==> sierra: inputs <==
## OQ1_Stopwatch
module OQ1_Stopwatch(AN, Seg, Dot, CLK, Start, RESET);  
	output [3:0] AN;
	output [6:0] Seg;
	output Dot;
	input CLK, Start, RESET;
	parameter R = 2'b00;
    parameter W = 2'b01;
    parameter C = 2'b10;	
	reg  [11:0] divider_ds;
	reg  [5:0]  divider_ms;
	reg  [6:0]  Seg_Temp;
	reg  [3:0]  D3,D2,D1,D0,D_Temp,AN_Temp;
	reg  [1:0]  state,n_state;
	reg         dp;
	wire        RTC_ds,RTC_ms;
	always @(posedge CLK or posedge RESET) begin
	  if(RESET) divider_ms <= 0;
	  else if(divider_ms==32) divider_ms <= 0;
      else divider_ms <= divider_ms + 1;
    end
    assign RTC_ms = ((divider_ms == 32)?1'b1:1'b0);
	always @(posedge CLK or posedge RESET) begin
      if(RESET) divider_ds <= 0;
      else if(divider_ds==3276) divider_ds <= 0;
      else if(state==C) divider_ds <= divider_ds + 1;
    end
    assign RTC_ds = ((divider_ds == 3276)?1'b1:1'b0);
	always@(posedge CLK or posedge RESET) begin
      if(RESET) begin
        state <= R;
        D3 <= 0;
        D2 <= 0;
        D1 <= 0;
        D0 <= 0;
      end else begin
        state <= n_state;
        if(RTC_ds) begin
          if(D0 == 9) begin
            D0 <= 0;
            if(D1 == 9) begin
              D1 <= 0;
              if(D2 == 9) begin
                D2 <= 0;
                if(D3 == 9) begin
                  D3 <= 0;                  
                end else begin
                  D3 <= D3 + 1;
                end                    
              end else begin
                D2 <= D2 + 1;
              end      
            end else begin
              D1 <= D1 + 1;
            end
          end else begin
            D0 <= D0 + 1;
          end
        end      
      end
    end
    always@(*) begin
      case (state)
        R : if(RESET) n_state = R;
            else if(Start && !RESET) n_state = C;
            else n_state = W;
        W : if(RESET) n_state = R;
            else if(Start && !RESET) n_state = C;
            else n_state = W;
        C : if(RESET) n_state = R;
            else n_state = C;        
        default : n_state = R;
      endcase
    end
    always@(posedge CLK or posedge RESET) begin
      if(RESET) begin
        D_Temp  <= 4'b0000;
  ...
Settings: LEC_CHECK=0, ABC_AREA=0, CAP_MARGIN=20, CORE_ASPECT_RATIO=1.57, CORE_MARGIN=2, CORE_UTILIZATION=70, CTS_CLUSTER_SIZE=21, GPL_TIMING_DRIVEN=1, MAX_ROUTING_LAYER=met4, MIN_ROUTING_LAYER=met1, PLACE_DENSITY_LB_ADDON=0.11, SETUP_SLACK_MARGIN=0.64, SLEW_MARGIN=20, TNS_END_PERCENT=80; clock period 2.45 ns.
run.sh (not shown) runs the stock make flow with config.mk's settings and CLKGATE_MAP_FILE=.
==> nickel (differences from sierra) <==
Settings changed: CTS_CLUSTER_DIAMETER set to 360, HOLD_SLACK_MARGIN set to 0.29.
==> flow/constraint.sdc (replaced) <==
create_clock -name core_clock -period 2.31 [get_ports {CLK}]
set_input_delay 0.4620 -clock core_clock [delete_from_list [all_inputs] [get_ports {CLK}]]
set_output_delay 0.4620 -clock core_clock [all_outputs]
set_load 0.01 [all_outputs]
==> indigo (differences from sierra) <==
Settings changed: ABC_AREA 0 to 1, CORE_ASPECT_RATIO 1.57 to 0.81, CORE_UTILIZATION 70 to 63, GPL_TIMING_DRIVEN 1 to 0, HOLD_SLACK_MARGIN set to 0.15, PLACE_DENSITY set to 0.47, PLACE_DENSITY_LB_ADDON 0.11 to unset, SETUP_SLACK_MARGIN 0.64 to unset, TNS_END_PERCENT 80 to 20.
==> flow/constraint.sdc (replaced) <==
create_clock -name core_clock -period 2.37 [get_ports {CLK}]
set_input_delay 0.4740 -clock core_clock [delete_from_list [all_inputs] [get_ports {CLK}]]
set_output_delay 0.4740 -clock core_clock [all_outputs]
set_load 0.01 [all_outputs]
==> juniper (differences from sierra) <==
Settings changed: ABC_AREA 0 to 1, CORE_ASPECT_RATIO 1.57 to unset, CORE_UTILIZATION 70 to 71, CTS_CLUSTER_SIZE 21 to 32, GPL_TIMING_DRIVEN 1 to unset, MAX_ROUTING_LAYER met4 to unset, MIN_ROUTING_LAYER met1 to unset, PLACE_DENSITY_LB_ADDON 0.11 to 0.19, SETUP_SLACK_MARGIN 0.64 to unset, TNS_END_PERCENT 80 to unset.
==> flow/constraint.sdc (replaced) <==
create_clock -name core_clock -period 2.2 [get_ports {CLK}]
set_input_delay 0.4400 -clock core_clock [delete_from_list [all_inputs] [get_ports {CLK}]]
set_output_delay 0.4400 -clock core_clock [all_outputs]
set_load 0.01 [all_outputs]
==> run notes <==
State of the implementation.

- The capture point of the worst register-to-register path is recorded as D0[1].
- For the completed layout, the total cell area is recorded as 0.00308 mm2.
- Per STA, the highest per-stage delay on the worst path measures 0.48 ns.
- Yosys reports a chip area of 0.00275 mm2.
- The latest clock arrival within the worst-skew pair is 0.30 ns, for reference.
- The slowest cell on the critical path is sky130_fd_sc_hd__clkdlybuf4s50_1, for reference.
- The switching component of the power was reported as 0.000464 W.
- The number of cells on the worst hold path is listed as 2.
- Measured in cells, the most critical reg-to-reg path has a length of 7.
- The layout multi-input combinational cell count is 273, for reference.
- The flow ran to the end and the layout has no timing, DRC or antenna violations.
- The fraction of power spent switching nets is 0.263, for reference.
- The post-synthesis share of cell area spent on and, or, nand and nor gates is 0.385, for reference.
The numbers above come from juniper.

==> run notes <==
State of the implementation.

- The fraction of power spent switching nets is 0.294, for reference.
- Yosys reports a chip area of 0.00275 mm2.
- The post-route cell area is 0.00309 mm2, for reference.
- The timing report shows that the slowest cell on the worst path is sky130_fd_sc_hd__clkdlybuf4s50_1.
- The flow ran to the end and the layout has no timing, DRC or antenna violations.
- The post-synthesis share of cell area spent on and, or, nand and nor gates is 0.385, for reference.
- On the worst path, the slowest cell contributes a delay of 0.49 ns.
- Counting instances, the worst hold path has a depth of 1.
- For the worst reg-to-reg path, the endpoint reported by OpenROAD is D3[3].
- The latest clock arrival within the worst-skew pair is 0.31 ns, for reference.
- The power report puts the net switching power at 0.000448 W.
The numbers above come from indigo.

==> run notes <==
State of the implementation.

- The layout multi-input combinational cell count is 197, for reference.
- The run finished with no timing, DRC or antenna violations.
- The maximum cell stage delay along the critical path is 0.43 ns, for reference.
- The latest clock arrival within the worst-skew pair is 0.31 ns, for reference.
- In this run, the synthesized area fraction spent on and/or/nand/nor cells is recorded as 0.242.
- The fraction of power spent switching nets is 0.285, for reference.
- STA lists the endpoint of the worst register-to-register path as D_Temp[2].
- The slowest cell on the critical path is sky130_fd_sc_hd__dfrtp_1, for reference.
- The family with the most delay on the worst path is flip-flops, for reference.
- According to the Yosys statistics, the synthesized design has a chip area of 0.00259 mm2.
- For the completed layout, the total cell area is recorded as 0.00325 mm2.
The numbers above come from nickel.

==> run notes <==
State of the implementation.

- The area of the synthesized netlist per yosys stat is 0.00259 mm2, for reference.
- The script computed the net switching share of total power as 0.253.
- The post-route cell area is 0.00307 mm2, for reference.
- The flow ran to the end and the layout has no timing, DRC or antenna violations.
- The critical path's slowest stage uses the library cell sky130_fd_sc_hd__dfrtp_1.
- The cell count of the worst hold path is 1, for reference.
The numbers above come from sierra.


* * *

==> inputs of run a <==
OQ1_Stopwatch again, from the RTL that the note above started with.
clock: 5.49 ns
lec_check: 0
cap_margin: 20
core_margin: 2
core_utilization: 62
cts_cluster_size: 57
place_density_lb_addon: 0.0
setup_slack_margin: 1.54
slew_margin: 20
tns_end_percent: 5
==> inputs of run b, as changes to run a <==
ABC_AREA = 1   (was unset)
CORE_UTILIZATION = 72   (was 62)
CTS_CLUSTER_SIZE = unset   (was 57)
SETUP_SLACK_MARGIN = unset   (was 1.54)
TNS_END_PERCENT = unset   (was 5)
==> flow/constraint.sdc (replaced) <==
create_clock -name core_clock -period 2.21 [get_ports {CLK}]
set_input_delay 0.4420 -clock core_clock [delete_from_list [all_inputs] [get_ports {CLK}]]
set_output_delay 0.4420 -clock core_clock [all_outputs]
set_load 0.01 [all_outputs]
==> inputs of run c, as changes to run a <==
CORE_ASPECT_RATIO = 0.5   (was unset)
CORE_UTILIZATION = 70   (was 62)
CTS_CLUSTER_SIZE = unset   (was 57)
PLACE_DENSITY_LB_ADDON = unset   (was 0.0)
SETUP_SLACK_MARGIN = 2.38   (was 1.54)
TNS_END_PERCENT = unset   (was 5)
==> flow/constraint.sdc (replaced) <==
create_clock -name core_clock -period 10.0 [get_ports {CLK}]
set_input_delay 2.0000 -clock core_clock [delete_from_list [all_inputs] [get_ports {CLK}]]
set_output_delay 2.0000 -clock core_clock [all_outputs]
set_load 0.01 [all_outputs]
==> inputs of run d, as changes to run a <==
CORE_UTILIZATION = 40   (was 62)
CTS_CLUSTER_SIZE = unset   (was 57)
MAX_ROUTING_LAYER = met4   (was unset)
PLACE_DENSITY_LB_ADDON = 0.16   (was 0.0)
SETUP_SLACK_MARGIN = unset   (was 1.54)
==> flow/constraint.sdc (replaced) <==
create_clock -name core_clock -period 10.0 [get_ports {CLK}]
set_input_delay 2.0000 -clock core_clock [delete_from_list [all_inputs] [get_ports {CLK}]]
set_output_delay 2.0000 -clock core_clock [all_outputs]
set_load 0.01 [all_outputs]
==> notes <==
- The lowest design area belongs to run c, the highest to run b.
- In run d the register-to-register slack is higher than in run a, by 4700 ps.
- Run d completed without violations. Run a finished with timing, DRC and antenna clean. Run c passed the timing, design-rule and antenna checks. Run b passed the timing, design-rule and antenna checks.
- The lowest clock skew belongs to run c, the highest to run d.
- Between run a and run b, the lower area after synthesis is in run a (gap about 5.6%, measured against run b).

* * *

==> maple: inputs <==
==> flow/design.v <==
module OQ1_Stopwatch(AN, Seg, Dot, CLK, Start, RESET);  
	output [3:0] AN;
	output [6:0] Seg;
	output Dot;
	input CLK, Start, RESET;
	parameter R = 2'b00;
    parameter W = 2'b01;
    parameter C = 2'b10;	
	reg  [11:0] divider_ds;
	reg  [5:0]  divider_ms;
	reg  [6:0]  Seg_Temp;
	reg  [3:0]  D3,D2,D1,D0,D_Temp,AN_Temp;
	reg  [1:0]  state,n_state;
	reg         dp;
	wire        RTC_ds,RTC_ms;
	always @(posedge CLK or posedge RESET) begin
	  if(RESET) divider_ms <= 0;
	  else if(divider_ms==32) divider_ms <= 0;
      else divider_ms <= divider_ms + 1;
    end
    assign RTC_ms = ((divider_ms == 32)?1'b1:1'b0);
	always @(posedge CLK or posedge RESET) begin
      if(RESET) divider_ds <= 0;
      else if(divider_ds==3276) divider_ds <= 0;
      else if(state==C) divider_ds <= divider_ds + 1;
    end
    assign RTC_ds = ((divider_ds == 3276)?1'b1:1'b0);
	always@(posedge CLK or posedge RESET) begin
      if(RESET) begin
        state <= R;
        D3 <= 0;
        D2 <= 0;
        D1 <= 0;
        D0 <= 0;
      end else begin
        state <= n_state;
        if(RTC_ds) begin
          if(D0 == 9) begin
            D0 <= 0;
            if(D1 == 9) begin
              D1 <= 0;
              if(D2 == 9) begin
                D2 <= 0;
                if(D3 == 9) begin
                  D3 <= 0;                  
                end else begin
                  D3 <= D3 + 1;
                end                    
              end else begin
                D2 <= D2 + 1;
              end      
            end else begin
              D1 <= D1 + 1;
            end
          end else begin
            D0 <= D0 + 1;
          end
        end      
      end
    end
    always@(*) begin
      case (state)
        R : if(RESET) n_state = R;
            else if(Start && !RESET) n_state = C;
            else n_state = W;
        W : if(RESET) n_state = R;
            else if(Start && !RESET) n_state = C;
            else n_state = W;
        C : if(RESET) n_state = R;
            else n_state = C;        
        default : n_state = R;
      endcase
    end
    always@(posedge CLK or posedge RESET) begin
      if(RESET) begin
        D_Temp  <= 4'b0000;
        AN_Temp <= 4'b1110;
        dp      <= 1'b0;
      end else if(RTC_ms) begin
      case(AN_Temp)
        4'b0111 : begin
                    D_Temp <= D0;
                    AN_Temp <= 4'b1110;
                    dp <= 1;
                  end
        4'b1110 : begin
                    D_Temp <= D1;
                    AN_Temp <= 4'b1101;
                    dp <= 0;
                  end
        4'b1101 : begin
                    D_Temp <= D2;
                    AN_Temp <= 4'b1011;
                    dp <= 1;
                  end
        4'b1011 : begin
                    D_Temp <= D3;
                    AN_Temp <= 4'b0111;
                    dp <= 1;
                  end
      endcase
      end
    end    
    always @(*) begin
        case(D_Temp)
          0 : Seg_Temp=7'b1000000; 
          1 : Seg_Temp=7'b1111001; 
          2 : Seg_Temp=7'b0100100; 
          3 : Seg_Temp=7'b0110000; 
          4 : Seg_Temp=7'b0011001; 
          5 : Seg_Temp=7'b0010010; 
          6 : Seg_Temp=7'b0000010; 
          7 : Seg_Temp=7'b1111000; 
          8 : Seg_Temp=7'b0000000; 
          9 : Seg_Temp=7'b0011000; 
          default : Seg_Temp=7'b0111111; 
      endcase
    end
    assign Seg = Seg_Temp;
    assign AN = AN_Temp;
    assign Dot = dp;
endmodule
==> flow/run.sh <==
#!/bin/bash
# the make line also repeats each setting of config.mk as NAME=value (left out here)
make -C /OpenROAD-flow-scripts/flow DESIGN_CONFIG=/design/flow/config.mk WORK_HOME=/design/flow/orfs CLKGATE_MAP_FILE= finish
==> flow/config.mk <==
export PLATFORM = sky130hd
export DESIGN_NAME = OQ1_Stopwatch
export DESIGN_NICKNAME = OQ1_Stopwatch
export VERILOG_FILES = /design/flow/design.v
export SDC_FILE = /design/flow/constraint.sdc
export NUM_CORES = 4
export LEC_CHECK = 0
export ABC_AREA = 1
export CAP_MARGIN = 20
export CORE_MARGIN = 2
export CORE_UTILIZATION = 72
export CTS_CLUSTER_SIZE = 97
export SLEW_MARGIN = 20
export TNS_END_PERCENT = 5
==> flow/constraint.sdc <==
create_clock -name core_clock -period 2.37 [get_ports {CLK}]
set_input_delay 0.4740 -clock core_clock [delete_from_list [all_inputs] [get_ports {CLK}]]
set_output_delay 0.4740 -clock core_clock [all_outputs]
set_load 0.01 [all_outputs]
==> fjord: changes against maple <==
Settings changed: CORE_ASPECT_RATIO from default to 0.5, CTS_CLUSTER_DIAMETER from default to 389, CTS_CLUSTER_SIZE 97 to 94, PLACE_DENSITY from default to 0.43, TNS_END_PERCENT 5 to default.
==> flow/constraint.sdc (replaced) <==
create_clock -name core_clock -period 5.34 [get_ports {CLK}]
set_input_delay 1.0680 -clock core_clock [delete_from_list [all_inputs] [get_ports {CLK}]]
set_output_delay 1.0680 -clock core_clock [all_outputs]
set_load 0.01 [all_outputs]
==> qor summary <==
metric                                                                           fjord                    maple
Clock-pin transition on the worst setup and hold timing paths                    80 ps                    90 ps
Worst slew slack as a fraction of its limit                                      0.642                    0.629
Share of the core filled with cells                                              0.853                    0.848
Logic power comb                                                             0.0796 mW                 0.182 mW
Worst hold margin                                                               482 ps                   499 ps
CP required                                                                    4270 ps                  1900 ps
Total routing usage reported by global routing                                   0.281                    0.291
ClkCell Share                                                                   0.0310                   0.0512
Setup bufs post-CTS                                                                  0                        2
Clock power share                                                                0.320                    0.430
Number of cells upsized or downsized after cts                                       0                        1
FP Rows                                                                             15                       22
Power drawn by the clock network                                              0.215 mW                 0.786 mW
Grt met3 use                                                                    0.0472                   0.0426
Total Die Area                                                                4360 µm²                 4330 µm²
Net switching power figure                                                    0.186 mW                 0.440 mW
Total leakage power                                                            1.52 nW                  1.59 nW
Placed Cells incl. Taps                                                            433                      430
Number of global-route vias before repair                                        2,269                    2,330
Data arrival time of the critical path                                         1950 ps                  1800 ps
Total met2 wirelength after detailed routing                                   2840 µm                  2970 µm
Run status                                                     complete, no violations  complete, no violations
Drt first-iter violations                                                          166                      178
Non-clock buffering overhead in the final layout                                0.0488                   0.0528
Maximum ir drop on the vdd rail                                                 231 µV                   596 µV
Worst min-delay path endpoint                                           dp$_DFFE_PP0P_  divider_ms[0]$_DFF_PP0_
Power and IR drop assume default switching activity.
